==> pepper: inputs <==
// reuleaux
module reuleaux(input logic clk, input logic rst_n, input logic [2:0] colour,
                input logic [7:0] centre_x, input logic [6:0] centre_y, input logic [7:0] diameter,
                input logic start, output logic done,
                output logic [7:0] vga_x, output logic [6:0] vga_y,
                output logic [2:0] vga_colour, output logic vga_plot);
clock: 30.7 ns
lec_check: 0
abc_area: 1
cap_margin: 15
cell_pad_in_sites_global_placement: 1
core_aspect_ratio: 1.11
core_margin: 2
core_utilization: 39
cts_cluster_size: 98
gpl_routability_driven: 0
gpl_timing_driven: 0
hold_slack_margin: 0.01
setup_slack_margin: 5.0
slew_margin: 0
run.sh (not shown) runs the stock make flow with config.mk's settings and CLKGATE_MAP_FILE=.
==> garnet: changes against pepper <==
CAP_MARGIN = 20   (was 15)
CELL_PAD_IN_SITES_GLOBAL_PLACEMENT = unset   (was 1)
CORE_ASPECT_RATIO = unset   (was 1.11)
CORE_UTILIZATION = 72   (was 39)
CTS_CLUSTER_SIZE = unset   (was 98)
GPL_ROUTABILITY_DRIVEN = unset   (was 0)
GPL_TIMING_DRIVEN = unset   (was 0)
HOLD_SLACK_MARGIN = unset   (was 0.01)
PLACE_DENSITY = 0.4   (was unset)
SETUP_SLACK_MARGIN = unset   (was 5.0)
SLEW_MARGIN = 20   (was 0)
==> flow/constraint.sdc (replaced) <==
create_clock -name core_clock -period 15.3 [get_ports {clk}]
set_input_delay 3.0600 -clock core_clock [delete_from_list [all_inputs] [get_ports {clk}]]
set_output_delay 3.0600 -clock core_clock [all_outputs]
set_load 0.01 [all_outputs]
==> comparison table <==
quantity                                                                    garnet                    pepper
Status                                                      stopped before the end   complete, no violations
Last stage reached                                                         4_1_cts                         -
IO Count                                                                        49                        49
Detailed placement HPWL                                                  146100 µm                 126400 µm
Horizontal die size                                                       236.3 µm                  303.6 µm
Mapped cell area                                                         38840 µm²                 38840 µm²
DIE AREA                                                                 55830 µm²                102100 µm²
Post-placement setup slack                                                -8997 ps                  -3161 ps
Port-buffer cells                                                               47                        46
Placed cells                                                                  8657                      8009
Share of the core filled by cells before placement                          0.7247                    0.3947
# rows                                                                          85                       121
Total core area                                                          53600 µm²                 98410 µm²
Top cell type by total area after synthesis                  sky130_fd_sc_hd__ha_1     sky130_fd_sc_hd__ha_1
DP Area                                                                  50460 µm²                 41740 µm²
Chip height                                                               236.3 µm                  336.5 µm
Post-synthesis cell type with the largest instance count  sky130_fd_sc_hd__nand2_1  sky130_fd_sc_hd__nand2_1

========
==> inputs of run a <==
Starting RTL as in the previous note.
Settings: LEC_CHECK=0, CAP_MARGIN=20, CORE_ASPECT_RATIO=0.84, CORE_MARGIN=2, CORE_UTILIZATION=35, CTS_CLUSTER_DIAMETER=396, CTS_CLUSTER_SIZE=98, SETUP_SLACK_MARGIN=-0.19, SLEW_MARGIN=20, TNS_END_PERCENT=40; clock period 40.0 ns.
==> run b: changes against run a <==
==> flow/config.mk (replaced) <==
export PLATFORM = sky130hd
export DESIGN_NAME = reuleaux
export DESIGN_NICKNAME = reuleaux
export VERILOG_FILES = /design/flow/design.v
export SDC_FILE = /design/flow/constraint.sdc
export NUM_CORES = 4
export LEC_CHECK = 0
export CAP_MARGIN = 20
export CORE_MARGIN = 2
export CORE_UTILIZATION = 65
export SLEW_MARGIN = 20
==> flow/constraint.sdc (replaced) <==
create_clock -name core_clock -period 32.7 [get_ports {clk}]
set_input_delay 6.5400 -clock core_clock [delete_from_list [all_inputs] [get_ports {clk}]]
set_output_delay 6.5400 -clock core_clock [all_outputs]
set_load 0.01 [all_outputs]
==> run c: changes against run a <==
==> flow/config.mk (replaced) <==
export PLATFORM = sky130hd
export DESIGN_NAME = reuleaux
export DESIGN_NICKNAME = reuleaux
export VERILOG_FILES = /design/flow/design.v
export SDC_FILE = /design/flow/constraint.sdc
export NUM_CORES = 4
export LEC_CHECK = 0
export ABC_AREA = 1
export CAP_MARGIN = 20
export CELL_PAD_IN_SITES_DETAIL_PLACEMENT = 1
export CORE_MARGIN = 3
export CORE_UTILIZATION = 65
export SLEW_MARGIN = 15
==> run d: changes against run a <==
==> flow/config.mk (replaced) <==
export PLATFORM = sky130hd
export DESIGN_NAME = reuleaux
export DESIGN_NICKNAME = reuleaux
export VERILOG_FILES = /design/flow/design.v
export SDC_FILE = /design/flow/constraint.sdc
export NUM_CORES = 4
export LEC_CHECK = 0
export CAP_MARGIN = 20
export CORE_MARGIN = 2
export CORE_UTILIZATION = 40
export SLEW_MARGIN = 20
==> flow/constraint.sdc (replaced) <==
create_clock -name core_clock -period 31.2 [get_ports {clk}]
set_input_delay 6.2400 -clock core_clock [delete_from_list [all_inputs] [get_ports {clk}]]
set_output_delay 6.2400 -clock core_clock [all_outputs]
set_load 0.01 [all_outputs]
==> comparison table <==
| item | run c | run b | run a | run d |
|---|---|---|---|---|
| Result of the run | did not finish | finished with violations | no timing/DRC/antenna violations | finished with violations |
| Stage where the flow stopped | 3_5_place_dp | - | - | - |
| Violated checks | - | setup timing | - | setup timing |
| Area growth, synth to finish | - | 27.7% | 8.40% | 37.1% |
| Remaining DRCs | - | 0 | 0 | 0 |
| Count of distinct cell types in the synthesized netlist | 77 | 134 | 134 | 134 |
| Worst hold margin | - | 0.779 ns | 0.771 ns | 0.807 ns |
| Met1 global-route usage | - | 53.9% | 34.3% | 38.2% |
| Critical path start-end classification | - | in2out | in2out | in2out |
| Routed Antenna Nets | - | 0 | 0 | 0 |
| Buffers inserted during post-CTS setup optimization | - | 50 | 0 | 102 |
| Cell with the largest stage delay on the worst path | - | sky130_fd_sc_hd__a21oi_1 | sky130_fd_sc_hd__clkdlybuf4s50_1 | sky130_fd_sc_hd__or4_4 |
| CLK BUF | - | 5 | 5 | 5 |
| Routed length on met2 | - | 63,500 um | 54,900 um | 66,500 um |
| Share of the clock period used by the worst path after layout | - | 105% | 97.5% | 103% |
| Non-clk buf share | - | 18.5% | 4.17% | 21.6% |
| Largest net degree at the start of global routing | - | 44 | 44 | 44 |
| Die width | 250 um | 238 um | 352 um | 302 um |
| Stage-log warning count | - | 139 | 135 | 138 |
| Sequential cells | - | 32 | 32 | 32 |
| Setup TNS | - | -2.33 ns | 0 ns | -0.874 ns |
| Non-filler instance count after layout | - | 6,584 | 6,357 | 7,330 |
